## axis_gain_wrapper
module axis_gain_wrapper #(
    parameter integer C_S_AXI_DATA_WIDTH = 32,
    parameter integer C_S_AXI_ADDR_WIDTH = 4,
    parameter integer AUDIO_WIDTH        = 16,
    parameter integer GAIN_FBITS         = 12
)(
    input  wire aclk,
    input  wire aresetn,
    input  wire [31:0] s_axis_tdata,
    input  wire        s_axis_tlast,
    input  wire        s_axis_tvalid,
    output wire        s_axis_tready,
    output wire [31:0] m_axis_tdata,
    output wire        m_axis_tlast,
    output wire        m_axis_tvalid,
    input  wire        m_axis_tready,
    input  wire [C_S_AXI_ADDR_WIDTH-1:0] s_axi_awaddr,
    input  wire                          s_axi_awvalid,
    output reg                           s_axi_awready,
    input  wire [C_S_AXI_DATA_WIDTH-1:0] s_axi_wdata,
    input  wire [3:0]                    s_axi_wstrb,
    input  wire                          s_axi_wvalid,
    output reg                           s_axi_wready,
    output reg  [1:0]                    s_axi_bresp,
    output reg                           s_axi_bvalid,
    input  wire                          s_axi_bready,
    input  wire [C_S_AXI_ADDR_WIDTH-1:0] s_axi_araddr,
    input  wire                          s_axi_arvalid,
    output reg                           s_axi_arready,
    output reg  [C_S_AXI_DATA_WIDTH-1:0] s_axi_rdata,
    output reg  [1:0]                    s_axi_rresp,
    output reg                           s_axi_rvalid,
    input  wire                          s_axi_rready
);
For scale: ~170 flip-flops.
==> flow/config.mk <==
export PLATFORM = sky130hd
export DESIGN_NAME = axis_gain_wrapper
export DESIGN_NICKNAME = axis_gain_wrapper
export VERILOG_FILES = /design/flow/design.v
export SDC_FILE = /design/flow/constraint.sdc
export NUM_CORES = 4
export LEC_CHECK = 0
export CAP_MARGIN = 30
export CORE_MARGIN = 2
export CORE_UTILIZATION = 72
export CTS_CLUSTER_DIAMETER = 206
export CTS_CLUSTER_SIZE = 37
export HOLD_SLACK_MARGIN = -0.08
export MAX_ROUTING_LAYER = met4
export PLACE_DENSITY = 0.64
export SETUP_SLACK_MARGIN = -0.46
export SLEW_MARGIN = 20
export TNS_END_PERCENT = 100
==> flow/constraint.sdc <==
create_clock -name core_clock -period 5.43 [get_ports {aclk}]
set_input_delay 1.0860 -clock core_clock [delete_from_list [all_inputs] [get_ports {aclk}]]
set_output_delay 1.0860 -clock core_clock [all_outputs]
set_load 0.01 [all_outputs]
run.sh (not shown) runs the stock make flow with config.mk's settings and CLKGATE_MAP_FILE=.
The first run finished but failed the layout checks on setup timing.
Rerun with:
==> flow/config.mk (replaced) <==
export PLATFORM = sky130hd
export DESIGN_NAME = axis_gain_wrapper
export DESIGN_NICKNAME = axis_gain_wrapper
export VERILOG_FILES = /design/flow/design.v
export SDC_FILE = /design/flow/constraint.sdc
export NUM_CORES = 4
export LEC_CHECK = 0
export CAP_MARGIN = 20
export CORE_MARGIN = 2
export CORE_UTILIZATION = 40
export SLEW_MARGIN = 20
==> flow/constraint.sdc (replaced) <==
create_clock -name core_clock -period 8.0 [get_ports {aclk}]
set_input_delay 1.6000 -clock core_clock [delete_from_list [all_inputs] [get_ports {aclk}]]
set_output_delay 1.6000 -clock core_clock [all_outputs]
set_load 0.01 [all_outputs]
This time the run finished with timing, DRC and antenna clean. First-iteration DRC count came out lower by well over a third. Global-route usage shrinks by 30 points. Sequential share of layout area rises by 0.38 points.

---

## run A
Starting RTL as in the previous note.
// axis_gain_wrapper
module axis_gain_wrapper #(
    parameter integer C_S_AXI_DATA_WIDTH = 32,
    parameter integer C_S_AXI_ADDR_WIDTH = 4,
    parameter integer AUDIO_WIDTH        = 16,
    parameter integer GAIN_FBITS         = 12
)(
    input  wire aclk,
    input  wire aresetn,
    input  wire [31:0] s_axis_tdata,
    input  wire        s_axis_tlast,
    input  wire        s_axis_tvalid,
    output wire        s_axis_tready,
    output wire [31:0] m_axis_tdata,
    output wire        m_axis_tlast,
    output wire        m_axis_tvalid,
    input  wire        m_axis_tready,
    input  wire [C_S_AXI_ADDR_WIDTH-1:0] s_axi_awaddr,
    input  wire                          s_axi_awvalid,
    output reg                           s_axi_awready,
    input  wire [C_S_AXI_DATA_WIDTH-1:0] s_axi_wdata,
    input  wire [3:0]                    s_axi_wstrb,
    input  wire                          s_axi_wvalid,
    output reg                           s_axi_wready,
    output reg  [1:0]                    s_axi_bresp,
    output reg                           s_axi_bvalid,
    input  wire                          s_axi_bready,
    input  wire [C_S_AXI_ADDR_WIDTH-1:0] s_axi_araddr,
    input  wire                          s_axi_arvalid,
    output reg                           s_axi_arready,
    output reg  [C_S_AXI_DATA_WIDTH-1:0] s_axi_rdata,
    output reg  [1:0]                    s_axi_rresp,
    output reg                           s_axi_rvalid,
    input  wire                          s_axi_rready
);
    reg [31:0] reg_control;
    reg [31:0] reg_gain_l;
    reg [31:0] reg_gain_r;
    wire [1:0] addr_w = s_axi_awaddr[3:2];
    wire [1:0] addr_r = s_axi_araddr[3:2];
    always @(posedge aclk) begin
        if (!aresetn) begin
            s_axi_awready <= 1'b0;
            s_axi_wready  <= 1'b0;
            s_axi_bvalid  <= 1'b0;
            s_axi_bresp   <= 2'b00;
            reg_control <= 32'b0;
            reg_gain_l  <= 32'h0000_1000;  
            reg_gain_r  <= 32'h0000_1000;
        end else begin
  ...
Settings: LEC_CHECK=0, CAP_MARGIN=30, CORE_MARGIN=2, CORE_UTILIZATION=65, CTS_CLUSTER_DIAMETER=167, SETUP_SLACK_MARGIN=1.54, SLEW_MARGIN=20, TNS_END_PERCENT=95; clock period 8.34 ns.
The inputs of run B differ from those of run A as listed below.
Settings: swapping 65 for 46 in CORE_UTILIZATION; swapping 1.54 for -0.73 in SETUP_SLACK_MARGIN; swapping 8.34 for 12.2 in the clock period (ns, I/O delays scaled along).
--- outcome ---
When run B is set beside run A, its worst reg2reg path depth turns out to be 7 smaller.
No stage failed in run B, and the final checks on the layout all came back clean.
Cmp run B vs run A: global-route usage lower in run B
First-pass GRT wire length ends up higher on run A.
The placement row count of run B exceeds that of run A by about 20%.
Relative to run A, the area added between synthesis and finish of run B is lower by 13 points.
Compared with run A, run B improves worst setup margin.
In the tables for run A and run B, final worst-path cycle share reads higher with run A.
For run C, these inputs were changed with respect to run B:
Settings: clearing CTS_CLUSTER_DIAMETER, which used to be 167; clearing SETUP_SLACK_MARGIN, which used to be -0.73; swapping 30 for 20 in CAP_MARGIN; swapping 46 for 57 in CORE_UTILIZATION; clearing TNS_END_PERCENT, which used to be 95; swapping 12.2 for 4.34 in the clock period (ns, I/O delays scaled along).
==> results <==
Run C vs run B on sequential share of power: run C is the lower one. Run comparison: run C end point of the critical path u_gain_r.data_o[4]$_SDFFE_PN0P_; run B end point of the critical path u_gain_r.data_o[0]$_SDFFE_PN0P_. Synthesis-to-layout area growth sits higher in run C than in run B. Run C vs run B — detailed-route wire length on metal 1 rose 1200 um. Run C had finished all stages when the layout checks came back failing, citing setup timing. Against run B, run C comes in 32 higher on number of failing setup endpoints in the final timing report. Run C: die height is 10% lower than what run B reported. Relative to run B, the final cell area reported for run C is higher. The final setup slack of the worst path of run C was inferior to that of run B. Taking run B as the reference point, the die width of run C falls by 24 um.

---

amber:
axis_gain_wrapper again, from the RTL that the note above started with.
export LEC_CHECK = 0
export CAP_MARGIN = 0
export CORE_MARGIN = 2
export CORE_UTILIZATION = 72
export CTS_CLUSTER_DIAMETER = 230
export CTS_CLUSTER_SIZE = 99
export PLACE_DENSITY = 0.39
export SLEW_MARGIN = 20
create_clock -name core_clock -period 8.85 [get_ports {aclk}]
amber: PASS, flow complete, no timing, DRC or antenna violations
Modified inputs, yarrow compared to amber
- PLACE_DENSITY removed (was 0.39)
- CTS_CLUSTER_SIZE removed (was 99)
- CAP_MARGIN changed from 0 to 20
- CORE_UTILIZATION changed from 72 to 14
- CTS_CLUSTER_DIAMETER removed (was 230)
Findings:
amber ended up with fewer cell instances than yarrow did.
Measured against each other, yarrow and amber differ in vertical die dimension, the lower figure coming from amber.
Area enclosed by the die boundary in yarrow vs amber: up 400%
yarrow has more setup slack than amber.
The estimated power of yarrow ends up higher than the estimate for amber.
yarrow vs amber on area growth from synthesis to layout: yarrow is the higher one.
Looking at uppermost layer routed, the met5 result is from yarrow; the met4 one comes from amber.
Between yarrow and amber, the critical path depth is lower for yarrow.
amber → yarrow: non-clock buffer count went up; wire length went up.
Between yarrow and amber, the clock group share of total power is higher for amber.
Inputs modified between yarrow and xenon:
- setting CTS_CLUSTER_DIAMETER to 218 for the first time
- changing CORE_UTILIZATION from 14 to 66
- setting CTS_CLUSTER_SIZE to 31 for the first time
- changing the clock period (ns, I/O delays scaled along) from 8.85 to 6.67
Findings:
- xenon -> stages 100% | layout checks FAIL | negative setup slack
- Diff yarrow -> xenon: total power increased 56%; multi-input gate area in the final layout increased about 6%.
- The setup slack of xenon is smaller than that of yarrow.
- Delta (xenon minus yarrow): number of cells on the critical path grew by about 17%, cell count now smaller, via count of the first global-routing pass now sits higher, area added between synthesis and finish grew by 5.1 points, internal portion of total power shows an increase of 54%.
- Higher global-route usage among xenon and yarrow: xenon
[inputs] lagoon vs xenon
- CORE_UTILIZATION: 66 -> 61
- CTS_CLUSTER_DIAMETER: 218 -> unset
- PLACE_DENSITY: unset -> 0.39
- CTS_CLUSTER_SIZE: 31 -> unset
- the clock period (ns, I/O delays scaled along): 6.67 -> 8.85
Results
- Looking at the reports, lagoon completed the entire flow and the layout it produced met the timing, design-rule and antenna checks.
- In the reports for lagoon and xenon, the larger total routed wirelength belongs to xenon.
- Area growth from synthesis to final layout: lagoon vs xenon down 15 points
- Row met2 layer usage reported by global route: lagoon lower / xenon higher
- The lower register-to-register path setup slack of lagoon and xenon is in xenon.
- Going from xenon to lagoon, summed area of non-filler cells in the final layout shrank by more than 10%.
- Reported clock group power, lagoon and xenon, lower one = lagoon.
- Non-clock buffer count, lagoon and xenon, higher one = xenon.
- The final reports for lagoon and xenon show global-route met1 utilization lower in the former.
- Status: share of synthesized area spent on multiplexers parity (xenon, lagoon)
- lagoon ends up with a first-pass GRT wire length that is 11% lower than in xenon.
- lagoon reports a lower net load switching power than xenon does.
### lagoon -> garnet
- CORE_UTILIZATION now 64, was 61
- PLACE_DENSITY now 0.35, was 0.39
- the clock period (ns, I/O delays scaled along) now 12.1, was 8.85
Findings:
- garnet against lagoon; placed cell area is down by a few percent.
- In garnet relative to lagoon, total detailed-routing wirelength had gone down by a few percent.
- The required time reported for the critical path endpoint of garnet is higher than that of lagoon.
- The endpoint of the most critical setup path comes out u_gain_r.data_o[3]$_SDFFE_PN0P_ in one run and u_gain_r.data_o[0]$_SDFFE_PN0P_ in the other, namely in lagoon and garnet respectively.
No activity file was given, so power comes from the tool's default toggle rates.
